==> flow/design.v <==
module fp1(sig1, sig2, exp1, exp2, sign1, sign2, signew, expnew, signnew);
input wire [10:0] sig1, sig2; 
input wire [3:0] exp1, exp2;
input wire sign1, sign2;
output wire [21:0] signew;
output wire [4:0] expnew;
output wire signnew;
assign expnew = exp1 + exp2 - 3'b111;
assign signew = sig1 * sig2;
assign signnew = sign1 ^ sign2;
endmodule
module fp2(sig, exp, sign, fp_result, under, over);
input wire [21:0] sig;
input wire [4:0] exp;
input wire sign;
output wire [15:0] fp_result;
output wire under, over;
reg [21:0] tempsig;
reg [4:0] tempexp;
reg underflow;
reg overflow;
always @(*)
begin
	if(sig[20]==1'b0)
		begin
			tempsig = sig >> 1;
			tempexp = exp + 1'b1;
		end
	else 
		begin
			tempsig = sig;
			tempexp = exp;
		end
	if (tempexp > 5'd24) underflow = 1'b1;
	else underflow = 1'b0;
	if (tempexp[4]==1) overflow = 1'b1;
	else overflow =1'b0;
end
assign fp_result = {sign, tempexp[3:0], tempsig[19:9] };
assign under = underflow;
assign over = overflow;
endmodule
module fp_mul(clk, op1, op2, result, under, over);
input wire clk;
input wire [15:0] op1, op2;
output reg [15:0] result;
output reg under, over;
reg [15:0] op1reg, op2reg;
wire [21:0] signew;
wire [4:0] expnew;
wire signnew;
wire [15:0] fp_result;
wire fp_under, fp_over;
always @(posedge clk)
begin
	op1reg <= op1;
	op2reg <= op2;
	result <= fp_result;
	under <= fp_under;
	over <= fp_over;
end
fp1 stage1(.sig1(op1reg[10:0]), .sig2(op2reg[10:0]), .exp1(op1reg[14:11]), .exp2(op2reg[14:11]),
	.sign1(op1reg[15]), .sign2(op2reg[15]), .signew(signew), .expnew(expnew), .signnew(signnew));
fp2 stage2(.sig(signew), .exp(expnew), .sign(signnew), .fp_result(fp_result), .under(fp_under), .over(fp_over));
endmodule
==> flow/config.mk <==
export PLATFORM = sky130hd
export DESIGN_NAME = fp_mul
export DESIGN_NICKNAME = fp_mul
export VERILOG_FILES = /design/flow/design.v
export SDC_FILE = /design/flow/constraint.sdc
export NUM_CORES = 4
export LEC_CHECK = 0
export CAP_MARGIN = 5
export CORE_MARGIN = 2
export CORE_UTILIZATION = 68
export PLACE_DENSITY = 0.67
export SETUP_SLACK_MARGIN = 1.02
export SLEW_MARGIN = 20
==> flow/constraint.sdc <==
create_clock -name core_clock -period 3.9 [get_ports {clk}]
set_input_delay 0.7800 -clock core_clock [delete_from_list [all_inputs] [get_ports {clk}]]
set_output_delay 0.7800 -clock core_clock [all_outputs]
set_load 0.01 [all_outputs]
run.sh (not shown) runs the stock make flow with config.mk's settings and CLKGATE_MAP_FILE=.
The first run failed in global routing (5_1_grt).
==> next run, changes <==
==> flow/config.mk (replaced) <==
export PLATFORM = sky130hd
export DESIGN_NAME = fp_mul
export DESIGN_NICKNAME = fp_mul
export VERILOG_FILES = /design/flow/design.v
export SDC_FILE = /design/flow/constraint.sdc
export NUM_CORES = 4
export LEC_CHECK = 0
export CAP_MARGIN = 20
export CORE_MARGIN = 2
export CORE_UTILIZATION = 25
export SLEW_MARGIN = 20
==> flow/constraint.sdc (replaced) <==
create_clock -name core_clock -period 5.15 [get_ports {clk}]
set_input_delay 1.0300 -clock core_clock [delete_from_list [all_inputs] [get_ports {clk}]]
set_output_delay 1.0300 -clock core_clock [all_outputs]
set_load 0.01 [all_outputs]
What happened: With this change the flow passed the timing, design-rule and antenna checks. Synthesized cell count stays the same. Die area goes up to 2.6 times its value. Synthesized area does not change.
==> next run, changes <==
--- a/flow/config.mk
+++ b/flow/config.mk
@@ -6,6 +6,9 @@
 export NUM_CORES = 4
 export LEC_CHECK = 0
+export ABC_AREA = 1
 export CAP_MARGIN = 20
 export CORE_MARGIN = 2
-export CORE_UTILIZATION = 25
+export CORE_UTILIZATION = 71
+export CTS_CLUSTER_DIAMETER = 199
+export CTS_CLUSTER_SIZE = 35
 export SLEW_MARGIN = 20
==> flow/constraint.sdc (replaced) <==
create_clock -name core_clock -period 4.96 [get_ports {clk}]
set_input_delay 0.9920 -clock core_clock [delete_from_list [all_inputs] [get_ports {clk}]]
set_output_delay 0.9920 -clock core_clock [all_outputs]
set_load 0.01 [all_outputs]
After rerunning: Register-to-register slack loses 0.11 ns; flip-flop count does not change; non-clock buffer count falls by 24; cell count falls by 1.5%; clock skew rises by 0.0035 ns.
==> next run, changes <==
--- a/flow/config.mk
+++ b/flow/config.mk
@@ -9,6 +9,5 @@
 export CAP_MARGIN = 20
 export CORE_MARGIN = 2
-export CORE_UTILIZATION = 71
-export CTS_CLUSTER_DIAMETER = 199
-export CTS_CLUSTER_SIZE = 35
+export CORE_UTILIZATION = 72
+export CTS_CLUSTER_SIZE = 98
 export SLEW_MARGIN = 20
==> flow/constraint.sdc (replaced) <==
create_clock -name core_clock -period 1.59 [get_ports {clk}]
set_input_delay 0.3180 -clock core_clock [delete_from_list [all_inputs] [get_ports {clk}]]
set_output_delay 0.3180 -clock core_clock [all_outputs]
set_load 0.01 [all_outputs]
Outcome: Now the flow failed in clock tree synthesis (4_1_cts); synthesized area is unchanged; die area goes down by 1.3%; synthesized cell count is unchanged.
==> next run, changes <==
--- a/flow/config.mk
+++ b/flow/config.mk
@@ -10,4 +10,4 @@
 export CORE_MARGIN = 2
 export CORE_UTILIZATION = 72
-export CTS_CLUSTER_SIZE = 98
+export CTS_CLUSTER_SIZE = 10
 export SLEW_MARGIN = 20
- The new run died in clock tree synthesis (4_1_cts)
- area after synthesis does not change
- die size stays the same
- synthesized cell count stays the same

---

Setup of run A:
// fp_mul: RTL as listed in full above, without the edits since
clock: 5.3 ns
lec_check: 0
abc_area: 1
cap_margin: 20
core_aspect_ratio: 0.5
core_margin: 10
core_utilization: 53
cts_cluster_diameter: 347
cts_cluster_size: 98
hold_slack_margin: -0.07
setup_slack_margin: -0.21
slew_margin: 20
Every stage of the flow completed for run A, and the final layout passed the timing, design-rule and antenna checks.
The following lists how run B was set up differently from run A:
Settings: CTS_CLUSTER_DIAMETER: 347 -> unset; CORE_UTILIZATION: 53 -> 40; HOLD_SLACK_MARGIN: -0.07 -> unset; CTS_CLUSTER_SIZE: 98 -> unset; CORE_MARGIN: 10 -> 2; SETUP_SLACK_MARGIN: -0.21 -> unset; ABC_AREA: 1 -> unset; CORE_ASPECT_RATIO: 0.5 -> unset; the clock period (ns, I/O delays scaled along): 5.3 -> 5.15.
## What came out
Static leakage delta (run B − run A): favourable. Post-layout minimum cycle time: run B < run A. Sort run B and run A by growth of design area from synthesis to finish, ascending, and run A comes first. Run B ended up with sky130_fd_sc_hd__fa_1 as its slowest cell on the critical path; run A ended up with sky130_fd_sc_hd__dfxtp_1. Against run A, run B comes in 0.49 points lower on fraction of area in registers.
## Diff of input files: run C against run B
Settings: putting CTS_CLUSTER_SIZE at 35 where nothing was set; swapping 40 for 66 in CORE_UTILIZATION; swapping 5.15 for 4.96 in the clock period (ns, I/O delays scaled along).
Notes after the runs:
Finished, but not clean: run C, with negative setup slack.
Of the two candidates, run B has the better final critical-path required period and run C the worse one.
Run C ended up with a higher total wire length after detailed routing than run B did.
Run C vs run B — fmax dropped about 3%.
In the reports for run C and run B, the larger number of gates resized after cts belongs to run C.
Compared with run B, sequential cell area in run C increased slightly.
Looking at cell area after placement, run C sits 0.54% higher than run B does.
| number of detailed-routing iterations run before antenna repair | run C vs run B | 2 higher |
[compare] base=run B new=run C: hold slack now larger, post-route setup TNS now smaller.
Run B reports its beginning of the critical path as op2reg[2] while run C reports op2reg[5].

---

== wip/xenon ==
Starts from the design.v that is shown in full above.
clock: 5.04 ns
lec_check: 0
abc_area: 1
cap_margin: 20
cell_pad_in_sites_detail_placement: 0
core_aspect_ratio: 0.83
core_margin: 10
core_utilization: 39
cts_cluster_diameter: 300
cts_cluster_size: 99
setup_slack_margin: -0.25
slew_margin: 35
tns_end_percent: 70
Every stage of the flow completed for wip/xenon, and the final layout passed the timing, design-rule and antenna checks.
What wip/yarrow does differently from wip/xenon at the input level:
--- a/flow/config.mk
+++ b/flow/config.mk
@@ -8 +7,0 @@
-export ABC_AREA = 1
@@ -12,3 +11,3 @@
-export CORE_MARGIN = 10
-export CORE_UTILIZATION = 39
-export CTS_CLUSTER_DIAMETER = 300
+export CORE_MARGIN = 2
+export CORE_UTILIZATION = 61
+export CTS_CLUSTER_DIAMETER = 43
@@ -16 +14,0 @@
-export SETUP_SLACK_MARGIN = -0.25
### Flow results
Looking at utilization across wip/yarrow and wip/xenon, the one that comes out higher is wip/yarrow. Cmp wip/yarrow vs wip/xenon: required time at the worst-slack endpoint higher in wip/yarrow. Between wip/xenon and wip/yarrow, the flow reports highest ir drop seen on vdd increasing by more than half. wip/yarrow: clock transition at the register clock pins on the worst setup and hold paths after CTS is 30 ps higher than what wip/xenon reported. Of wip/yarrow and wip/xenon, wip/xenon shows the higher count of mapped cells out of synthesis, with wip/yarrow below it. Complete run, failing final checks: wip/yarrow, reason setup timing. In wip/yarrow the die area turned out 10000 um2 lower than in wip/xenon. Compared to wip/xenon, wip/yarrow shows a narrower setup margin.
## Diff of input files: wip/garnet against wip/yarrow
--- a/flow/config.mk
+++ b/flow/config.mk
@@ -7,0 +8 @@
+export ABC_AREA = 1
@@ -11,3 +12,3 @@
-export CORE_MARGIN = 2
-export CORE_UTILIZATION = 61
-export CTS_CLUSTER_DIAMETER = 43
+export CORE_MARGIN = 10
+export CORE_UTILIZATION = 63
+export CTS_CLUSTER_DIAMETER = 300
@@ -14,0 +16 @@
+export SETUP_SLACK_MARGIN = -0.25
### Flow results
- wip/garnet did not stop at any stage, and its layout met the timing, design-rule and antenna checks.
- Via count of the first global-routing pass: higher on wip/garnet
- wip/garnet vs wip/yarrow, path depth of the worst reg2reg path went up by 10%.
- The post-synthesis instance total in wip/yarrow is 0.76 times that in wip/garnet.
- Relative to wip/yarrow, the top achievable clock speed of wip/garnet is higher by 4.2 MHz.
- Floorplan core density on wip/garnet is up relative to wip/yarrow.
Relative to wip/garnet, the following input files were edited for wip/harbor:
--- a/flow/config.mk
+++ b/flow/config.mk
@@ -9 +9 @@
-export CAP_MARGIN = 20
+export CAP_MARGIN = 30
@@ -11,4 +11,5 @@
-export CORE_ASPECT_RATIO = 0.83
-export CORE_MARGIN = 10
-export CORE_UTILIZATION = 63
-export CTS_CLUSTER_DIAMETER = 300
+export CELL_PAD_IN_SITES_GLOBAL_PLACEMENT = 3
+export CORE_ASPECT_RATIO = 1.6
+export CORE_MARGIN = 6
+export CORE_UTILIZATION = 60
+export CTS_CLUSTER_DIAMETER = 226
@@ -16 +17,3 @@
-export SETUP_SLACK_MARGIN = -0.25
+export GPL_TIMING_DRIVEN = 1
+export PLACE_DENSITY_LB_ADDON = 0.22
+export SETUP_SLACK_MARGIN = 0.54
==> comparison <==
wip/harbor: FLW-0024 in 3_1_place_gp_skip_io -> run aborted
Core box area ends up higher on wip/harbor.
Total die size: wip/harbor vs wip/garnet down about 9%
Height of the die ends up higher on wip/harbor.
Between wip/garnet and wip/harbor, the horizontal die dimension is lower for wip/harbor.
From wip/harbor to wip/garnet, Yosys chip area did not move at all.
Comparing wip/harbor against wip/garnet, there is no change at all in synthesized cell area.

---

RTL: the design.v shown in full above, as it stands there.
clock: 5.3 ns
lec_check: 0
cap_margin: 20
cell_pad_in_sites_detail_placement: 2
core_aspect_ratio: 0.64
core_margin: 9
core_utilization: 40
place_density: 0.55
setup_slack_margin: 0.26
slew_margin: 20
tns_end_percent: 95
The starting point finished with setup timing left.
Change:
- ABC_AREA: default -> 1
- CELL_PAD_IN_SITES_DETAIL_PLACEMENT: 2 -> default
- CORE_ASPECT_RATIO: 0.64 -> default
- CORE_MARGIN: 9 -> 2
- CORE_UTILIZATION: 40 -> 71
- PLACE_DENSITY: 0.55 -> default
- SETUP_SLACK_MARGIN: 0.26 -> default
- TNS_END_PERCENT: 95 -> default
- clock period: 5.3 -> 1.59 ns (I/O delays scaled with it)
The changed run never finished: it broke off in clock tree synthesis (DPL-0033).
Die area drops by 51%.
Synthesized cell count is higher by 32%.
Area after synthesis went up by 6.8%.

---

Setup of before:
Starts from the design.v that is shown in full above.
export LEC_CHECK = 0
export CAP_MARGIN = 20
export CELL_PAD_IN_SITES_DETAIL_PLACEMENT = 0
export CORE_ASPECT_RATIO = 0.89
export CORE_MARGIN = 6
export CORE_UTILIZATION = 59
export MAX_ROUTING_LAYER = met5
export MIN_ROUTING_LAYER = met2
export PLACE_DENSITY = 0.55
export SETUP_SLACK_MARGIN = 0.26
export SLEW_MARGIN = 15
export TNS_END_PERCENT = 95
create_clock -name core_clock -period 7.58 [get_ports {clk}]
before finished every step from synthesis to the final layout, and the layout passed the timing, design-rule and antenna checks.
Input changes introduced in after (baseline for comparison: before):
==> flow/config.mk <==
export PLATFORM = sky130hd
export DESIGN_NAME = fp_mul
export DESIGN_NICKNAME = fp_mul
export VERILOG_FILES = /design/flow/design.v
export SDC_FILE = /design/flow/constraint.sdc
export NUM_CORES = 4
export LEC_CHECK = 0
export CAP_MARGIN = 20
export CORE_MARGIN = 2
export CORE_UTILIZATION = 58
export SETUP_SLACK_MARGIN = 1.02
export SLEW_MARGIN = 20
==> flow/constraint.sdc <==
create_clock -name core_clock -period 3.9 [get_ports {clk}]
set_input_delay 0.7800 -clock core_clock [delete_from_list [all_inputs] [get_ports {clk}]]
set_output_delay 0.7800 -clock core_clock [all_outputs]
set_load 0.01 [all_outputs]
after finished every stage; the final checks, however, were not passed, the failures being negative setup slack. Re sequential portion of the cell area: after is 2.2 points down on before. Register-to-register slack: after vs before down 2540 ps. Setup WNS before -> after: worse. Comparing after against before, there is no change at all in adder-cell area share of the yosys netlist. Between before and after, the post-route cell area is higher for after. before ended up with fewer cell instances than after did. In the flow results for before and after, the non-clock buffer count is larger on after.

---

RTL: the design.v shown in full above, as it stands there.
clock: 4.82 ns
lec_check: 0
abc_area: 1
cap_margin: 20
core_margin: 2
core_utilization: 72
cts_cluster_size: 100
slew_margin: 20
The starting point completed and failed the layout checks on negative setup slack.
Edit:
- ABC_AREA: 1 -> not set
- CORE_UTILIZATION: 72 -> 40
- CTS_CLUSTER_SIZE: 100 -> not set
- clock period: 4.82 -> 5.3 ns (I/O delays scaled with it)
Result:
- With this change the flow went through all stages and came out clean
- clock power rises by a quarter to a third
- area after synthesis goes down by a few percent
- final area falls by a few percent
- worst hold slack degrades by 0.020 ns
- critical path depth goes down by 6
- clock skew hardly moves
Edit:
- CAP_MARGIN: 20 -> 5
- CELL_PAD_IN_SITES_DETAIL_PLACEMENT: not set -> 1
- CORE_ASPECT_RATIO: not set -> 1.66
- CORE_MARGIN: 2 -> 8
- CORE_UTILIZATION: 40 -> 44
- CTS_CLUSTER_DIAMETER: not set -> 166
- MIN_ROUTING_LAYER: not set -> met2
- PLACE_DENSITY_LB_ADDON: not set -> 0.21
- SLEW_MARGIN: 20 -> 35
- TNS_END_PERCENT: not set -> 75
Outcome: Now the flow reached the layout checks and failed them: negative setup slack; critical path depth grows by 1; area after synthesis does not change; total power is higher by 27%; worst hold slack improves by 0.025 ns; flip-flop count stays the same.
Edit:
- ABC_AREA: not set -> 1
- CAP_MARGIN: 5 -> 20
- CELL_PAD_IN_SITES_DETAIL_PLACEMENT: 1 -> not set
- CORE_ASPECT_RATIO: 1.66 -> 0.5
- CORE_MARGIN: 8 -> 2
- CORE_UTILIZATION: 44 -> 47
- CTS_CLUSTER_DIAMETER: 166 -> 347
- CTS_CLUSTER_SIZE: not set -> 98
- HOLD_SLACK_MARGIN: not set -> -0.07
- MIN_ROUTING_LAYER: met2 -> not set
- PLACE_DENSITY: not set -> 0.35
- PLACE_DENSITY_LB_ADDON: 0.21 -> not set
- SETUP_SLACK_MARGIN: not set -> -0.21
- SLEW_MARGIN: 35 -> 20
- TNS_END_PERCENT: 75 -> not set
Outcome: This time the run passed the timing, design-rule and antenna checks; critical path depth came out higher by 3; count of clock-buffer cells in the layout does not change; worst setup slack improves by 0.34 ns; cell area came out lower by a few percent; via count came out lower by a quarter to a third; non-clock buffer count came out lower by 34; register-to-register slack improves by 0.34 ns; total power came out lower by a quarter to a third.
Edit:
- CORE_ASPECT_RATIO: 0.5 -> 1.84
- CORE_UTILIZATION: 47 -> 40
- CTS_CLUSTER_SIZE: 98 -> 20
- PLACE_DENSITY: 0.35 -> not set
After rerunning:
- The new run went through all stages and came out clean
- setup slack improved by 0.039 ns
- fmax grows slightly
- total power grows slightly
- cell area grows slightly
- wire length grows by a little under a tenth
- sequential cell count is unchanged
- die area grows by about a fifth
- non-clock buffer count is unchanged
- clock-buffer cell count does not change
Power is estimated from default activity; no workload was simulated.
